## v12
## WcaUpConverter
module WcaUpConverter
(
	input              	clock,
	input              	reset,
	input              	enable,
	input  	wire [7:0]  	cfg,				 
	input  	wire       		strobe_cic,   	 
	input  	wire [31:0] 	phase_cordic, 	 
	input		wire [3:0]  	log2_rate,
	input	  wire			strobe_if,
	input   wire	[31:0] iq_bb_in,
	output  reg		[23:0] iq_if_out
  );
For scale: about 9100 cells after synthesis, about 1100 flip-flops, ~75000 um^2 of cells after synthesis.
clock: 3.0 ns
lec_check: 0
abc_area: 0
cap_margin: 20
cell_pad_in_sites_global_placement: 1
core_margin: 2
core_utilization: 67
cts_cluster_diameter: 373
cts_cluster_size: 98
max_routing_layer: met4
min_routing_layer: met1
setup_slack_margin: 0.8
slew_margin: 10
tns_end_percent: 90
run.sh (not shown) runs the stock make flow with config.mk's settings and CLKGATE_MAP_FILE=.
Tool error GPL-0301 stopped v12 during 3_1_place_gp_skip_io; no final results.
Modified inputs, v46 compared to v12
Settings: swapping 67 for 72 in CORE_UTILIZATION; clearing CTS_CLUSTER_SIZE, which used to be 98; swapping 1 for 0 in CELL_PAD_IN_SITES_GLOBAL_PLACEMENT; putting PLACE_DENSITY_LB_ADDON at 0.22 where nothing was set; swapping 0.8 for 0.83 in SETUP_SLACK_MARGIN; swapping met4 for met5 in MAX_ROUTING_LAYER.
## What came out
The flow ended early for v46: it failed with a tool error in 5_1_grt.
Synthesized cell count essentially unchanged between v12 and v46.
Re number of nets produced by synthesis: no difference whatsoever between v12 and v46.
v46 against v12: vertical die dimension dropped 3.5%; simple logic cell fraction of the synthesized area barely changed; standard-cell row count dropped 3.3%; placeable core region dropped 7500 um^2; horizontal extent of the die dropped 3.5%.
Pre-placement core utilization in v46 is 4.9 points higher than in v12
[compare] base=v12 new=v46: count of library flops with an enable pin was more or less identical, die area went down by about 7%, share of flip-flops with an asynchronous set or reset was more or less identical.
Input changes introduced in v25 (baseline for comparison: v46):
Settings: TNS_END_PERCENT no longer set, was 90; MAX_ROUTING_LAYER no longer set, was met5; MIN_ROUTING_LAYER no longer set, was met1; PLACE_DENSITY_LB_ADDON no longer set, was 0.22; CTS_CLUSTER_DIAMETER no longer set, was 373; CORE_UTILIZATION now 40, was 72; SETUP_SLACK_MARGIN no longer set, was 0.83; CELL_PAD_IN_SITES_GLOBAL_PLACEMENT no longer set, was 0; ABC_AREA no longer set, was 0; SLEW_MARGIN now 20, was 10; the clock period (ns, I/O delays scaled along) now 8.0, was 3.0.
[summary]
The flow did not stop early for v25: all stages ran, and the layout cleared the timing, DRC and antenna checks.
Worst-case setup slack after placement sits higher in v25 than in v46.
CTS H-tree depth ends up lower on v46.
Re yosys cell count: no difference whatsoever between v25 and v46.
v25 vs v46: post-CTS setup-driven buffer insertion count down
Diff v46 -> v25 | post-DP HPWL | down by more than 10%
NOTE horizontal die dimension v46->v25 increased by more than a quarter
Of v46 and v25, the run reporting the lower total die size was v46.
Number of rows in the core area, v25 vs v46: up by more than a quarter
[inputs] v53 vs v25
Settings: an added SETUP_SLACK_MARGIN of 1.39; an added PLACE_DENSITY of 0.69; a change of CORE_UTILIZATION from 40 to 70; a change of the clock period (ns, I/O delays scaled along) from 8.0 to 5.33.
## What came out
- Looking at number of standard cells in the layout, taps in and fillers out across v53 and v25, the one that comes out lower is v53.
- Against v25 as the reference, v53 delivers a higher final clock period utilization by the worst path.
- Taking v25 as the reference point, the wire length after detailed routing of v53 falls by 5.0 mm.
- Comparing total non-filler cell area in the finished layout for v53 and v25, the smaller number came from v53.
- Compared with v25, v53 shows a count of buffers not belonging to the clock network in the layout that is 5.4% higher.
- Taking v53 over v25, the switching power total ratio works out to 1.5.
- Relative to v25, synthesis-to-finish area growth decreased by 2.1 points in v53.
- Against v25, v53 comes in 43% lower on total die size.
- Compared with v25, v53 shows a lower post-route met1 wirelength.
- Routed length on met3 for v53: 4.2 mm up relative to v25

========
Setup of wip/garnet:
Starting RTL as in the previous note.
## WcaUpConverter
module WcaUpConverter
(
	input              	clock,
	input              	reset,
	input              	enable,
	input  	wire [7:0]  	cfg,				 
	input  	wire       		strobe_cic,   	 
	input  	wire [31:0] 	phase_cordic, 	 
	input		wire [3:0]  	log2_rate,
	input	  wire			strobe_if,
	input   wire	[31:0] iq_bb_in,
	output  reg		[23:0] iq_if_out
  );
clock: 3.0 ns
lec_check: 0
abc_area: 0
cap_margin: 5
cell_pad_in_sites_global_placement: 1
core_margin: 2
core_utilization: 69
cts_cluster_diameter: 373
gpl_timing_driven: 0
hold_slack_margin: 0.11
max_routing_layer: met4
min_routing_layer: met1
place_density: 0.89
setup_slack_margin: 0.3
slew_margin: 10
tns_end_percent: 90
wip/garnet is listed as incomplete: the tool reported an error in global placement without I/O (3_1_place_gp_skip_io) and the run ended there.
The inputs of wip/delta differ from those of wip/garnet as listed below.
# wip/garnet
export LEC_CHECK = 0
export ABC_AREA = 0
export CAP_MARGIN = 5
export CELL_PAD_IN_SITES_GLOBAL_PLACEMENT = 1
export CORE_MARGIN = 2
export CORE_UTILIZATION = 69
export CTS_CLUSTER_DIAMETER = 373
export GPL_TIMING_DRIVEN = 0
export HOLD_SLACK_MARGIN = 0.11
export MAX_ROUTING_LAYER = met4
export MIN_ROUTING_LAYER = met1
export PLACE_DENSITY = 0.89
export SETUP_SLACK_MARGIN = 0.3
export SLEW_MARGIN = 10
export TNS_END_PERCENT = 90
create_clock -name core_clock -period 3.0 [get_ports {clock}]
# wip/delta
export LEC_CHECK = 0
export CAP_MARGIN = 20
export CORE_MARGIN = 2
export CORE_UTILIZATION = 72
export PLACE_DENSITY = 0.69
export SETUP_SLACK_MARGIN = 0.2
export SLEW_MARGIN = 20
create_clock -name core_clock -period 3.28 [get_ports {clock}]
==> comparison <==
Comparing wip/garnet against wip/delta, there is no change at all in post-synthesis chip area from yosys. In wip/delta relative to wip/garnet, number of placement rows had gone down by a few percent. The flow ran to completion for all of wip/garnet and wip/delta but wip/garnet, which stopped partway. Status wip/delta: flow complete, layout not clean - negative setup slack. Compared wip/delta against wip/garnet; synthesized-area fraction occupied by xor and xnor cells within noise. Relative to wip/garnet, the die extent in y measured on wip/delta has decreased by a few percent. wip/delta vs. wip/garnet: die span in x -2.1%, starting density of the core rose 3.3 points. wip/delta vs. wip/garnet: die area now sits lower; fraction of registers with async set/reset comparable.
Input-level comparison between wip/violet and wip/delta:
# wip/delta
export LEC_CHECK = 0
export CAP_MARGIN = 20
export CORE_MARGIN = 2
export CORE_UTILIZATION = 72
export PLACE_DENSITY = 0.69
export SETUP_SLACK_MARGIN = 0.2
export SLEW_MARGIN = 20
create_clock -name core_clock -period 3.28 [get_ports {clock}]
# wip/violet
export LEC_CHECK = 0
export CAP_MARGIN = 20
export CORE_MARGIN = 2
export CORE_UTILIZATION = 72
export CTS_CLUSTER_SIZE = 10
export SETUP_SLACK_MARGIN = 1.12
export SLEW_MARGIN = 20
export TNS_END_PERCENT = 10
create_clock -name core_clock -period 3.75 [get_ports {clock}]
Notes after the runs:
Both conditions hold for wip/violet: the flow ran to the end and the final layout passed the timing, DRC and antenna checks.
For wip/delta, the launching element of the worst setup path was genblk1.cic_q.integ1[0], unlike wip/violet, where it was genblk2.cordic.pcc_0.AN[11].
Compared with wip/delta, in wip/violet number of buffers and inverters on the critical path went down, final cell count went down, data arrival time of the critical path went down, worst slew slack as a fraction of its limit went up, global-route usage went down.
Summary: post-route cell area, wip/violet better than wip/delta
[wip/violet vs wip/delta] shortest period the worst path allows: lower in wip/violet
Cmp wip/violet and wip/delta / total power / lower: wip/violet
diff inputs: wip/violet => wip/tundra
# wip/violet
export LEC_CHECK = 0
export CAP_MARGIN = 20
export CORE_MARGIN = 2
export CORE_UTILIZATION = 72
export CTS_CLUSTER_SIZE = 10
export SETUP_SLACK_MARGIN = 1.12
export SLEW_MARGIN = 20
export TNS_END_PERCENT = 10
create_clock -name core_clock -period 3.75 [get_ports {clock}]
# wip/tundra
export LEC_CHECK = 0
export CAP_MARGIN = 40
export CORE_MARGIN = 2
export CORE_UTILIZATION = 72
export PLACE_DENSITY = 0.64
export SETUP_SLACK_MARGIN = 0.67
export SLEW_MARGIN = 20
create_clock -name core_clock -period 2.95 [get_ports {clock}]
### Flow results
wip/tundra did not finish; the tool stopped in global routing (5_1_grt) with error GRT-0232. As far as die outline area goes, wip/violet and wip/tundra are indistinguishable; the numbers are identical. Changes observed in wip/tundra relative to wip/violet: sum of net half-perimeters after detailed placement now sits higher, core footprint now sits at about the same level. Per the comparison of wip/tundra with wip/violet, cell count after placement went up 7.7%; total number of H-tree levels now sits lower; total CTS buffers saw a decrease. Diff wip/tundra..wip/violet | post-synthesis share of cell area spent on xor and xnor gates | unchanged. wip/tundra vs. wip/violet: placed instance area went up 8.7%, synthesized area held. Routability congestion estimate ended up about 4.6% higher on wip/tundra than on wip/violet. In wip/tundra, the number of setup buffers added after CTS came out 110% above the value in wip/violet.
Relative to wip/tundra, the following input files were edited for wip/raven:
# wip/tundra
export LEC_CHECK = 0
export CAP_MARGIN = 40
export CORE_MARGIN = 2
export CORE_UTILIZATION = 72
export PLACE_DENSITY = 0.64
export SETUP_SLACK_MARGIN = 0.67
export SLEW_MARGIN = 20
create_clock -name core_clock -period 2.95 [get_ports {clock}]
# wip/raven
export LEC_CHECK = 0
export CAP_MARGIN = 20
export CORE_MARGIN = 2
export CORE_UTILIZATION = 33
export CTS_CLUSTER_DIAMETER = 79
export SLEW_MARGIN = 20
create_clock -name core_clock -period 8.0 [get_ports {clock}]
==> results <==
wip/raven: done, clean on timing, DRC and antenna
Summary of wip/raven over wip/tundra: standard-cell row count now larger, post-cts sizing count now smaller.
Compared with wip/tundra, wip/raven improves pre-CTS setup slack.
Comparing wip/raven against wip/tundra, there is no change at all in post-synthesis net count.
Taking wip/tundra as the reference, in wip/raven global placer's final weighted congestion dropped 8.9%; number of clock buffers inserted by TritonCTS now sits higher; depth of the CTS H-tree picked up an extra 1.
Placeable core region | wip/raven above wip/tundra
Async set or reset register ratio after synthesis: wip/tundra vs wip/raven, no meaningful difference
> inputs changed (wip/raven -> wip/zinc)
# wip/raven
export LEC_CHECK = 0
export CAP_MARGIN = 20
export CORE_MARGIN = 2
export CORE_UTILIZATION = 33
export CTS_CLUSTER_DIAMETER = 79
export SLEW_MARGIN = 20
create_clock -name core_clock -period 8.0 [get_ports {clock}]
# wip/zinc
export LEC_CHECK = 0
export CAP_MARGIN = 20
export CORE_MARGIN = 2
export CORE_UTILIZATION = 31
export SLEW_MARGIN = 20
create_clock -name core_clock -period 5.3 [get_ports {clock}]
## What came out
Compared with wip/raven, wip/zinc has less setup slack. From wip/raven to wip/zinc the numbers moved as follows: clock skew about even, die boundary height rose about 3%.
Power is estimated from default activity; no workload was simulated.
